// cpu
module cpu(clk,rst_n, iaddr, instr, wdata, we, addr, re, rdata, hlt);
Size in the first run: about 2300 cells after synthesis, about 480 flip-flops, ~85 I/O pins.
export LEC_CHECK = 0
export CAP_MARGIN = 35
export CORE_ASPECT_RATIO = 0.8
export CORE_MARGIN = 7
export CORE_UTILIZATION = 28
export MAX_ROUTING_LAYER = met5
export SLEW_MARGIN = 30
create_clock -name core_clock -period 8.98 [get_ports {clk}]
run.sh (not shown) runs the stock make flow with config.mk's settings and CLKGATE_MAP_FILE=.
The starting point completed without violations.
Edit:
Settings changed: CAP_MARGIN 35 to 20, CORE_ASPECT_RATIO 0.8 to not set, CORE_MARGIN 7 to 2, CORE_UTILIZATION 28 to 62, MAX_ROUTING_LAYER met5 to not set, SLEW_MARGIN 30 to 20.
Clock period 8.98 ns to 4.88 ns, I/O delays scaled along.
Now the flow produced a layout that fails on setup timing.
Clock skew grows by 9.9 ps.
Count of clock-buffer cells in the layout falls by 7.
Setup slack gets worse by 3000 ps.
Synthesized cell count does not change.
Core utilization climbs by 40 points.
Design area climbs slightly.
Edit:
Settings changed: CORE_UTILIZATION 62 to 72, CTS_CLUSTER_SIZE set to 40, SETUP_SLACK_MARGIN set to -0.31.
Clock period 4.88 ns to 4.26 ns, I/O delays scaled along.
Outcome: The new run produced a layout that fails on setup timing; die size falls by roughly a tenth; worst hold slack got worse by 99 ps.
Edit:
Settings changed: CORE_MARGIN 2 to 9, CORE_UTILIZATION 72 to 26, CTS_CLUSTER_SIZE 40 to not set, SETUP_SLACK_MARGIN -0.31 to 1.39.
Clock period 4.26 ns to 6.2 ns, I/O delays scaled along.
Outcome:
- Now the flow completed without violations
- global-route usage shrinks by 45 points
- final area decreases by 1.9%
- setup slack is better by 1900 ps
- final cell count is higher by 19%
- core utilization goes down by 56 points
- sequential share of layout area rose by 0.84 points
- routed wire length decreases by 17%
- critical path depth does not change
- non-clock buffer count decreases by 203
Edit:
Settings changed: CORE_MARGIN 9 to 2, CORE_UTILIZATION 26 to 40, SETUP_SLACK_MARGIN 1.39 to not set.
Setup slack loses 1000 ps.
Fmax decreases by 18%.
Utilization increases by 16 points.
Cell area decreases by 2.4%.
Via count increases by 1.3%.
Non-clock buffer count decreases by 4.
Global-route usage increases by 12 points.

========
cpu again, from the RTL that the note above started with.
Settings: LEC_CHECK=0, ABC_AREA=1, CAP_MARGIN=20, CORE_MARGIN=2, CORE_UTILIZATION=70, CTS_CLUSTER_DIAMETER=231, CTS_CLUSTER_SIZE=14, PLACE_DENSITY_LB_ADDON=0.19, SETUP_SLACK_MARGIN=0.97, SLEW_MARGIN=20; clock period 3.38 ns.
The first run never finished: it broke off in global routing on GRT-0116.
Next try:
- ABC_AREA: 1 -> default
- CELL_PAD_IN_SITES_GLOBAL_PLACEMENT: default -> 2
- CORE_MARGIN: 2 -> 6
- CORE_UTILIZATION: 70 -> 26
- CTS_CLUSTER_DIAMETER: 231 -> default
- CTS_CLUSTER_SIZE: 14 -> default
- GPL_TIMING_DRIVEN: default -> 0
- PLACE_DENSITY_LB_ADDON: 0.19 -> default
- SETUP_SLACK_MARGIN: 0.97 -> 1.39
- clock period: 3.38 -> 6.2 ns (I/O delays scaled with it)
Result: The changed run ran to the end with no violations. Synthesized cell count goes down by 18%. Area after synthesis went up by 4.7%. Die size went up to 2.9 times its value.

========
## build 36
Starting RTL as in the previous note.
clock: 1.57 ns
lec_check: 0
abc_area: 1
cap_margin: 20
core_margin: 2
core_utilization: 72
cts_cluster_diameter: 400
cts_cluster_size: 100
slew_margin: 20
Build 36 never completed; the flow aborted with a tool error in global routing.
The following lists how build 79 was set up differently from build 36:
# build 36
export LEC_CHECK = 0
export ABC_AREA = 1
export CAP_MARGIN = 20
export CORE_MARGIN = 2
export CORE_UTILIZATION = 72
export CTS_CLUSTER_DIAMETER = 400
export CTS_CLUSTER_SIZE = 100
export SLEW_MARGIN = 20
create_clock -name core_clock -period 1.57 [get_ports {clk}]
# build 79
export LEC_CHECK = 0
export ABC_AREA = 1
export CAP_MARGIN = 20
export CORE_MARGIN = 2
export CORE_UTILIZATION = 71
export CTS_CLUSTER_DIAMETER = 231
export CTS_CLUSTER_SIZE = 14
export PLACE_DENSITY_LB_ADDON = 0.19
export SETUP_SLACK_MARGIN = 0.68
export SLEW_MARGIN = 20
create_clock -name core_clock -period 4.86 [get_ports {clk}]
--- outcome ---
Compare build 36 and build 79 | minimum setup slack after placement higher: build 79. The run showing the smaller instance area at placement is build 79. On placed wire-length estimate, build 79 does better than build 36. The final reports for build 79 and build 36 show core area higher in the former. Post-cts sizing count in build 79 is 260 lower than in build 36. In build 79 the overall chip area turned out 1.4% higher than in build 36. From build 36 to build 79, chip area line of the yosys report did not move at all. Build 79 against build 36: mapped cell area did not really move, number of instances in the synthesized netlist did not really move, maximum clock insertion buffer count did not really move. Build 79: flow completed, timing, DRC and antenna clean.
Modified inputs, build 15 compared to build 79
# build 79
export LEC_CHECK = 0
export ABC_AREA = 1
export CAP_MARGIN = 20
export CORE_MARGIN = 2
export CORE_UTILIZATION = 71
export CTS_CLUSTER_DIAMETER = 231
export CTS_CLUSTER_SIZE = 14
export PLACE_DENSITY_LB_ADDON = 0.19
export SETUP_SLACK_MARGIN = 0.68
export SLEW_MARGIN = 20
create_clock -name core_clock -period 4.86 [get_ports {clk}]
# build 15
export LEC_CHECK = 0
export CAP_MARGIN = 20
export CORE_MARGIN = 2
export CORE_UTILIZATION = 70
export CTS_CLUSTER_DIAMETER = 231
export SETUP_SLACK_MARGIN = -0.19
export SLEW_MARGIN = 20
create_clock -name core_clock -period 2.83 [get_ports {clk}]
==> comparison <==
Build 15 did not finish; the tool stopped in global routing with error GRT-0232.
Average cell area after synthesis, build 15 vs build 79: up by more than a quarter
Die area: build 15 vs build 79 up 2100 sq um
| total of buffers placed on input and output ports | build 79 vs build 15 | ≈ equal |
Summary of the comparison: row count is higher in build 15, relative to build 79.
The final reports for build 15 and build 79 show number of buffers created by CTS higher in the former.
